==> inputs of try-willow <==
==> flow/design.v <==
package calc_pkg;
    typedef struct packed {
        logic on;
        logic off;
        logic mem_rc;
        logic mem_sub;
        logic mem_add;
        logic op_percent;
        logic op_sqrt;
        logic op_div;
        logic op_mul;
        logic op_sub;
        logic op_add;
        logic op_eq;
        logic dot;
        logic num_1;
        logic num_2;
        logic num_3;
        logic num_4;
        logic num_5;
        logic num_6;
        logic num_7;
        logic num_8;
        logic num_9;
        logic num_0;
    } buttons_t;
    typedef enum logic [4:0] {
        B_NONE,          
        B_ON,            
        B_OFF,           
        B_MEM_RC,        
        B_MEM_SUB,       
        B_MEM_ADD,       
        B_OP_PERCENT,    
        B_OP_SQRT,       
        B_OP_DIV,        
        B_OP_MUL,        
        B_OP_SUB,        
        B_OP_ADD,        
        B_OP_EQ,         
        B_DOT,           
        B_NUM_1,         
        B_NUM_2,         
        B_NUM_3,         
        B_NUM_4,         
        B_NUM_5,         
        B_NUM_6,         
        B_NUM_7,         
        B_NUM_8,         
        B_NUM_9,         
        B_NUM_0,         
        B_UNKNOWN        
    } active_button_t;
    function automatic logic isNumberButton(active_button_t active_button);
        isNumberButton = ((active_button >= calc_pkg::B_NUM_1) && (active_button <= calc_pkg::B_NUM_0));
    endfunction
    function automatic logic isOpButton(active_button_t active_button);
        isOpButton = ((active_button >= calc_pkg::B_OP_DIV) && (active_button <= calc_pkg::B_OP_ADD));
    endfunction
    function automatic logic isEqButton(active_button_t active_button);
        isEqButton = (active_button == calc_pkg::B_OP_EQ);
    endfunction
    function automatic logic isDotButton(active_button_t active_button);
        isDotButton = (active_button == calc_pkg::B_DOT);
    endfunction
    typedef logic [3:0] bcd_t;
    function automatic logic [6:0] bcd2segments(bcd_t bcd);
        unique case (bcd)
            4'd0: bcd2segments = 7'b1111110;
            4'd1: bcd2segments = 7'b0110000;
            4'd2: bcd2segments = 7'b1101101;
            4'd3: bcd2segments = 7'b1111001;
            4'd4: bcd2segments = 7'b0110011;
            4'd5: bcd2segments = 7'b1011011;
            4'd6: bcd2segments = 7'b1011111;
            4'd7: bcd2segments = 7'b1110000;
            4'd8: bcd2segments = 7'b1111111;
            4'd9: bcd2segments = 7'b1111011;
            default: bcd2segments = 7'bxxxxxxx;
        endcase
    endfunction
    typedef enum logic [1:0] {
        OP_NONE,
        OP_ADD,
        OP_MUL,
        OP_DIV
    } op_t;
    function automatic op_t button2op(active_button_t active_button);
        unique case (active_button)
            calc_pkg::B_OP_DIV: button2op = calc_pkg::OP_DIV;
            calc_pkg::B_OP_MUL: button2op = calc_pkg::OP_MUL;
            calc_pkg::B_OP_SUB: button2op = calc_pkg::OP_ADD;
            calc_pkg::B_OP_ADD: button2op = calc_pkg::OP_ADD;
            default: button2op = calc_pkg::OP_NONE;
        endcase
    endfunction
    function automatic bcd_t button2bcd(active_button_t active_button);
        unique case (active_button)
            calc_pkg::B_NUM_1: button2bcd = 1;
            calc_pkg::B_NUM_2: button2bcd = 2;
            calc_pkg::B_NUM_3: button2bcd = 3;
            calc_pkg::B_NUM_4: button2bcd = 4;
            calc_pkg::B_NUM_5: button2bcd = 5;
            calc_pkg::B_NUM_6: button2bcd = 6;
            calc_pkg::B_NUM_7: button2bcd = 7;
            calc_pkg::B_NUM_8: button2bcd = 8;
            calc_pkg::B_NUM_9: button2bcd = 9;
            calc_pkg::B_NUM_0: button2bcd = 0;
            default: button2bcd = 0;
        endcase
    endfunction
    parameter NumDigits = 8;
    typedef logic unsigned [$clog2(NumDigits)-1:0] exponent_t;
    typedef struct packed {
        logic error;
        logic sign;
        exponent_t exponent;
        bcd_t [NumDigits-1:0] significand;
    } num_t;
    function automatic num_t neg(num_t num);
        neg = num;
        neg.sign = !num.sign;
    endfunction
endpackage
module alu_add (
    input   logic           clk_i,
    input   logic           rst_i,
    input   logic [36:0]    left_i,      
    input   logic [36:0]    right_i,     
    output  logic           in_ready_o,
    input   logic           in_valid_i,
    output  logic [36:0]    result_o,    
    input   logic           out_ready_i,
    output  logic           out_valid_o
);
typedef enum logic [1:0] {
    S_IDLE,
    S_NORMALIZE,
    S_ADD,
    S_RENORMALIZE
} state_t;
state_t state_d, state_q;
logic [$clog2(calc_pkg::NumDigits):0] counter_d, counter_q;
logic in_ready_d, in_ready_q;
logic out_valid_d, out_valid_q;
assign out_valid_o = out_valid_q;
assign in_ready_o = in_ready_q;
calc_pkg::num_t left_d, left_q;
calc_pkg::num_t right_d, right_q;
calc_pkg::num_t result_d, result_q;
calc_pkg::bcd_t result_extra_d, result_extra_q;
logic carryborrow_d, carryborrow_q;
assign result_o = out_valid_q ? result_q : '0;
logic [4:0] nibble_sum;
always_comb begin
    nibble_sum = 'x;
    carryborrow_d = carryborrow_q;
    if (state_q != S_ADD) begin
        carryborrow_d = 0;
    end else if (left_q.sign == right_q.sign) begin
        nibble_sum =
            left_q.significand[counter_q]
            + right_q.significand[counter_q]
            + 4'(carryborrow_q);
        if (nibble_sum >= 10) begin
            nibble_sum += 6;
        end
        carryborrow_d = nibble_sum[4];
    end else begin
        if (left_q.significand > right_q.significand) begin
            nibble_sum =
                6'(left_q.significand[counter_q])
                - 6'(right_q.significand[counter_q])
                - 6'(carryborrow_q);
        end else begin
            nibble_sum =
                6'(right_q.significand[counter_q])
                - 6'(left_q.significand[counter_q])
                - 6'(carryborrow_q);
        end
        carryborrow_d = nibble_sum[4];
        if ($signed(nibble_sum) < 0) begin
            nibble_sum += 10;
        end
    end
end
always_comb begin
    state_d = state_q;
    out_valid_d = out_valid_q;
    in_ready_d = in_ready_q;
    counter_d = counter_q;
    left_d = left_q;
    right_d = right_q;
    result_d = result_q;
    result_extra_d = result_extra_q;
    unique case (state_q)
        S_IDLE: begin
            result_d = '0;
            if (in_valid_i) begin
                left_d = left_i;
                right_d = right_i;
                state_d = S_NORMALIZE;
                in_ready_d = 0;
            end
        end
        S_NORMALIZE: begin
            if (left_q.exponent < right_q.exponent) begin
                left_d.significand = (left_q.significand >> 4);
                left_d.exponent++;
            end else if (left_q.exponent > right_q.exponent) begin
                right_d.significand = (right_q.significand >> 4);
                right_d.exponent++;
            end else begin
                state_d = S_ADD;
                counter_d = 0;
            end
        end
        S_ADD: begin
            result_d.exponent = left_q.exponent;
            if (left_q.sign == right_q.sign) begin
                result_extra_d = carryborrow_d;
            end
            if (left_q.significand > right_q.significand) begin
                result_d.sign = left_q.sign;
            end else begin
                result_d.sign = right_q.sign;
            end
            result_d.significand[counter_q] = 4'(nibble_sum);
            counter_d++;
            if (counter_d == calc_pkg::NumDigits) begin
                state_d = S_RENORMALIZE;
            end
        end
        S_RENORMALIZE: begin
            if (result_extra_q != '0) begin  
                result_extra_d = '0;
                result_d.significand = ({result_extra_q, result_q.significand} >> 4);
                result_d.exponent++;
                if (result_d.exponent == 0)
                    result_d.error = 1;
            end else if ((result_q.exponent != 0) && (result_q.significand[calc_pkg::NumDigits-1] == 0)) begin  
                result_d.significand = (result_q.significand << 4);
                result_d.exponent--;
            end else begin  
                out_valid_d = 1;
                if (result_d.significand == 0)
                    result_d.sign = 0;
                if (out_valid_q && out_ready_i) begin
                    state_d = S_IDLE;
                    out_valid_d = 0;
                    in_ready_d = 1;
                    result_d = '0;
                end
            end
        end
    endcase
end
always_ff @(posedge clk_i) begin
    if (rst_i) begin
        state_q <= S_IDLE;
        out_valid_q <= 0;
        in_ready_q <= 1;
        counter_q <= '0;
        left_q <= '0;
        right_q <= '0;
        result_q <= '0;
        result_extra_q <= '0;
        carryborrow_q <= 0;
    end else begin
        state_q <= state_d;
        out_valid_q <= out_valid_d;
        in_ready_q <= in_ready_d;
        counter_q <= counter_d;
        left_q <= left_d;
        right_q <= right_d;
        result_q <= result_d;
        result_extra_q <= result_extra_d;
        carryborrow_q <= carryborrow_d;
    end
end
endmodule
==> flow/run.sh <==
#!/bin/bash
# the make line also repeats each setting of config.mk as NAME=value (left out here)
make -C /OpenROAD-flow-scripts/flow DESIGN_CONFIG=/design/flow/config.mk WORK_HOME=/design/flow/orfs CLKGATE_MAP_FILE= finish
==> flow/config.mk <==
export PLATFORM = sky130hd
export DESIGN_NAME = alu_add
export DESIGN_NICKNAME = alu_add
export VERILOG_FILES = /design/flow/design.v
export SDC_FILE = /design/flow/constraint.sdc
export NUM_CORES = 4
export LEC_CHECK = 0
export ABC_AREA = 0
export CAP_MARGIN = 20
export CORE_ASPECT_RATIO = 1.32
export CORE_MARGIN = 2
export CORE_UTILIZATION = 72
export CTS_CLUSTER_DIAMETER = 397
export CTS_CLUSTER_SIZE = 95
export SETUP_SLACK_MARGIN = 1.5
export SLEW_MARGIN = 20
==> flow/constraint.sdc <==
create_clock -name core_clock -period 6.53 [get_ports {clk_i}]
set_input_delay 1.3060 -clock core_clock [delete_from_list [all_inputs] [get_ports {clk_i}]]
set_output_delay 1.3060 -clock core_clock [all_outputs]
set_load 0.01 [all_outputs]
==> inputs of try-pepper, as changes to try-willow <==
==> flow/config.mk (replaced) <==
export PLATFORM = sky130hd
export DESIGN_NAME = alu_add
export DESIGN_NICKNAME = alu_add
export VERILOG_FILES = /design/flow/design.v
export SDC_FILE = /design/flow/constraint.sdc
export NUM_CORES = 4
export LEC_CHECK = 0
export CAP_MARGIN = 20
export CORE_MARGIN = 2
export CORE_UTILIZATION = 68
export CTS_CLUSTER_DIAMETER = 360
export CTS_CLUSTER_SIZE = 34
export SLEW_MARGIN = 20
==> flow/constraint.sdc (replaced) <==
create_clock -name core_clock -period 3.47 [get_ports {clk_i}]
set_input_delay 0.6940 -clock core_clock [delete_from_list [all_inputs] [get_ports {clk_i}]]
set_output_delay 0.6940 -clock core_clock [all_outputs]
set_load 0.01 [all_outputs]
==> inputs of try-ember, as changes to try-willow <==
==> flow/config.mk (replaced) <==
export PLATFORM = sky130hd
export DESIGN_NAME = alu_add
export DESIGN_NICKNAME = alu_add
export VERILOG_FILES = /design/flow/design.v
export SDC_FILE = /design/flow/constraint.sdc
export NUM_CORES = 4
export LEC_CHECK = 0
export CAP_MARGIN = 20
export CORE_MARGIN = 2
export CORE_UTILIZATION = 68
export CTS_CLUSTER_SIZE = 34
export SLEW_MARGIN = 20
==> flow/constraint.sdc (replaced) <==
create_clock -name core_clock -period 4.28 [get_ports {clk_i}]
set_input_delay 0.8560 -clock core_clock [delete_from_list [all_inputs] [get_ports {clk_i}]]
set_output_delay 0.8560 -clock core_clock [all_outputs]
set_load 0.01 [all_outputs]
==> inputs of try-indigo, as changes to try-willow <==
==> flow/config.mk (replaced) <==
export PLATFORM = sky130hd
export DESIGN_NAME = alu_add
export DESIGN_NICKNAME = alu_add
export VERILOG_FILES = /design/flow/design.v
export SDC_FILE = /design/flow/constraint.sdc
export NUM_CORES = 4
export LEC_CHECK = 0
export CAP_MARGIN = 20
export CORE_MARGIN = 2
export CORE_UTILIZATION = 72
export CTS_CLUSTER_SIZE = 91
export PLACE_DENSITY = 0.95
export SLEW_MARGIN = 20
==> flow/constraint.sdc (replaced) <==
create_clock -name core_clock -period 3.94 [get_ports {clk_i}]
set_input_delay 0.7880 -clock core_clock [delete_from_list [all_inputs] [get_ports {clk_i}]]
set_output_delay 0.7880 -clock core_clock [all_outputs]
set_load 0.01 [all_outputs]
==> comparison table <==
item	try-indigo	try-willow	try-ember	try-pepper
Worst EP required	4260 ps	6840 ps	4590 ps	-
Final Power	0.005925 W	0.003292 W	0.004873 W	-
Met3 routed WL	5.369 mm	2.114 mm	1.978 mm	-
Tapcell Cnt	147	144	172	-
Status	failed layout checks	complete, no violations	complete, no violations	aborted with a tool error
Last stage reached	-	-	-	global routing (5_1_grt)
Layout check failures	setup timing	-	-	-
Clock input transition at the sequential cells of the worst setup and hold paths	60 ps	60 ps	60 ps	-
Wire length on met2	14.99 mm	13.58 mm	12.08 mm	-
Nature of the critical path startpoint	register	register	register	-
Flip-flop and latch share of the layout cell area	0.2240	0.2308	0.2292	-
Cell Area, Placed	10050 sq um	9842 sq um	9967 sq um	10880 sq um
Number of instances resized during post-cts repair	5	0	0	32
Hold Fails Final Rpt	0	0	0	-
Share of total power consumed by net switching	0.4267	0.3880	0.3711	-
Clock-cell share	0.05073	0.06122	0.05688	-
Highest achievable clock rate	226.1 MHz	215.3 MHz	245.6 MHz	-
Inverter tally of the final layout excluding the clock network	69	69	69	-
Data arrival time of the worst path	4740 ps	4960 ps	4380 ps	-
Power figures rest on the tool's default switching activity, not on a simulated workload.
